==> 04-24: inputs <==
Design milestone1, start of the top module:
module milestone1 (
	input logic CLOCK_50_I,                    
	input logic resetn,
	input  logic            M1_en,
	output  logic            M1_end,
	output logic   [17:0]   SRAM_address,
	input  logic   [15:0]   SRAM_read_data,
	output logic   [15:0]   SRAM_write_data,
	output logic            SRAM_we_n
);
clock: 9.26 ns
lec_check: 0
cap_margin: 20
core_margin: 2
core_utilization: 70
cts_cluster_diameter: 235
cts_cluster_size: 79
hold_slack_margin: -0.09
max_routing_layer: met4
place_density_lb_addon: 0.02
setup_slack_margin: 2.47
slew_margin: 20
tns_end_percent: 5
run.sh (not shown) runs the stock make flow with config.mk's settings and CLKGATE_MAP_FILE=.
==> 02-01: changes against 04-24 <==
==> flow/config.mk (replaced) <==
export PLATFORM = sky130hd
export DESIGN_NAME = milestone1
export DESIGN_NICKNAME = milestone1
export VERILOG_FILES = /design/flow/design.v
export SDC_FILE = /design/flow/constraint.sdc
export NUM_CORES = 4
export LEC_CHECK = 0
export CAP_MARGIN = 20
export CORE_MARGIN = 2
export CORE_UTILIZATION = 40
export GPL_ROUTABILITY_DRIVEN = 0
export SLEW_MARGIN = 20
export TNS_END_PERCENT = 30
==> flow/constraint.sdc (replaced) <==
create_clock -name core_clock -period 13.0 [get_ports {CLOCK_50_I}]
set_input_delay 2.6000 -clock core_clock [delete_from_list [all_inputs] [get_ports {CLOCK_50_I}]]
set_output_delay 2.6000 -clock core_clock [all_outputs]
set_load 0.01 [all_outputs]
==> results <==
metric	02-01	04-24
Most used standard cell by instance count after synthesis	sky130_fd_sc_hd__inv_1	sky130_fd_sc_hd__inv_1
Row count	145	109
Die Size	160000 um2	92000 um2
Mapped Area	62700 um2	62700 um2
Die width	400 um	303 um
Maximum count of clock buffers along a single path	3	3
Total setup buffers inserted after CTS	0	47
Number of enable flip-flop cells	16	16
Post-DP Area	65600 um2	73300 um2
Multiplexer area fraction after synthesis	0.0232	0.0232
Number of levels the H-tree was split into	3	1
Core area	156000 um2	88600 um2
Post-DP HPWL	142 mm	164 mm
Biggest area consumer among synthesized cells	sky130_fd_sc_hd__dfrtp_1	sky130_fd_sc_hd__dfrtp_1
Die extent in y	400 um	303 um
Run status	timing/DRC/antenna clean	did not finish
Failing step	-	global routing (5_1_grt)
Cell count after placement	9199	9412
XOR Share, Synth	0.0614	0.0614
Main flop type after synthesis	sky130_fd_sc_hd__dfrtp_1	sky130_fd_sc_hd__dfrtp_1
Clock buffers created by TritonCTS	75	12
Post-cts sizing count	0	387
Floorplan core density	0.402	0.707
Yosys aoi share	0.204	0.204
Top-Level Pins	55	55
Worst slack at placement	0.469 ns	-0.868 ns
Share of async-settable or async-resettable flops after synthesis	0.974	0.974

---

==> job 9791 <==
Starting RTL as in the previous note.
==> flow/config.mk <==
export PLATFORM = sky130hd
export DESIGN_NAME = milestone1
export DESIGN_NICKNAME = milestone1
export VERILOG_FILES = /design/flow/design.v
export SDC_FILE = /design/flow/constraint.sdc
export NUM_CORES = 4
export LEC_CHECK = 0
export ABC_AREA = 1
export CAP_MARGIN = 30
export CELL_PAD_IN_SITES_DETAIL_PLACEMENT = 2
export CELL_PAD_IN_SITES_GLOBAL_PLACEMENT = 1
export CORE_MARGIN = 2
export CORE_UTILIZATION = 51
export CTS_CLUSTER_DIAMETER = 156
export CTS_CLUSTER_SIZE = 29
export MAX_ROUTING_LAYER = met4
export MIN_ROUTING_LAYER = met2
export PLACE_DENSITY_LB_ADDON = 0.06
export SLEW_MARGIN = 5
==> flow/constraint.sdc <==
create_clock -name core_clock -period 12.6 [get_ports {CLOCK_50_I}]
set_input_delay 2.5200 -clock core_clock [delete_from_list [all_inputs] [get_ports {CLOCK_50_I}]]
set_output_delay 2.5200 -clock core_clock [all_outputs]
set_load 0.01 [all_outputs]
==> inputs of job 4767, as changes to job 9791 <==
==> flow/config.mk (replaced) <==
export PLATFORM = sky130hd
export DESIGN_NAME = milestone1
export DESIGN_NICKNAME = milestone1
export VERILOG_FILES = /design/flow/design.v
export SDC_FILE = /design/flow/constraint.sdc
export NUM_CORES = 4
export LEC_CHECK = 0
export CAP_MARGIN = 20
export CORE_MARGIN = 2
export CORE_UTILIZATION = 40
export SLEW_MARGIN = 20
==> flow/constraint.sdc (replaced) <==
create_clock -name core_clock -period 10.9 [get_ports {CLOCK_50_I}]
set_input_delay 2.1800 -clock core_clock [delete_from_list [all_inputs] [get_ports {CLOCK_50_I}]]
set_output_delay 2.1800 -clock core_clock [all_outputs]
set_load 0.01 [all_outputs]
==> inputs of job 4826, as changes to job 9791 <==
==> flow/config.mk (replaced) <==
export PLATFORM = sky130hd
export DESIGN_NAME = milestone1
export DESIGN_NICKNAME = milestone1
export VERILOG_FILES = /design/flow/design.v
export SDC_FILE = /design/flow/constraint.sdc
export NUM_CORES = 4
export LEC_CHECK = 0
export CAP_MARGIN = 15
export CORE_MARGIN = 2
export CORE_UTILIZATION = 65
export MAX_ROUTING_LAYER = met4
export SLEW_MARGIN = 20
==> flow/constraint.sdc (replaced) <==
create_clock -name core_clock -period 8.38 [get_ports {CLOCK_50_I}]
set_input_delay 1.6760 -clock core_clock [delete_from_list [all_inputs] [get_ports {CLOCK_50_I}]]
set_output_delay 1.6760 -clock core_clock [all_outputs]
set_load 0.01 [all_outputs]
==> results <==
- Job 4767 passed the timing, DRC and antenna checks. Job 9791 failed in detailed placement with DPL-0033. Job 4826 did not get past global routing (ODB-0269).
- Against job 4767, the synthesized cell count of job 9791 is higher by about 28%.
- In job 9791 the area after synthesis is higher than in job 4767, by about 6.6%.
- Die area, highest first: job 4767, job 9791, job 4826.
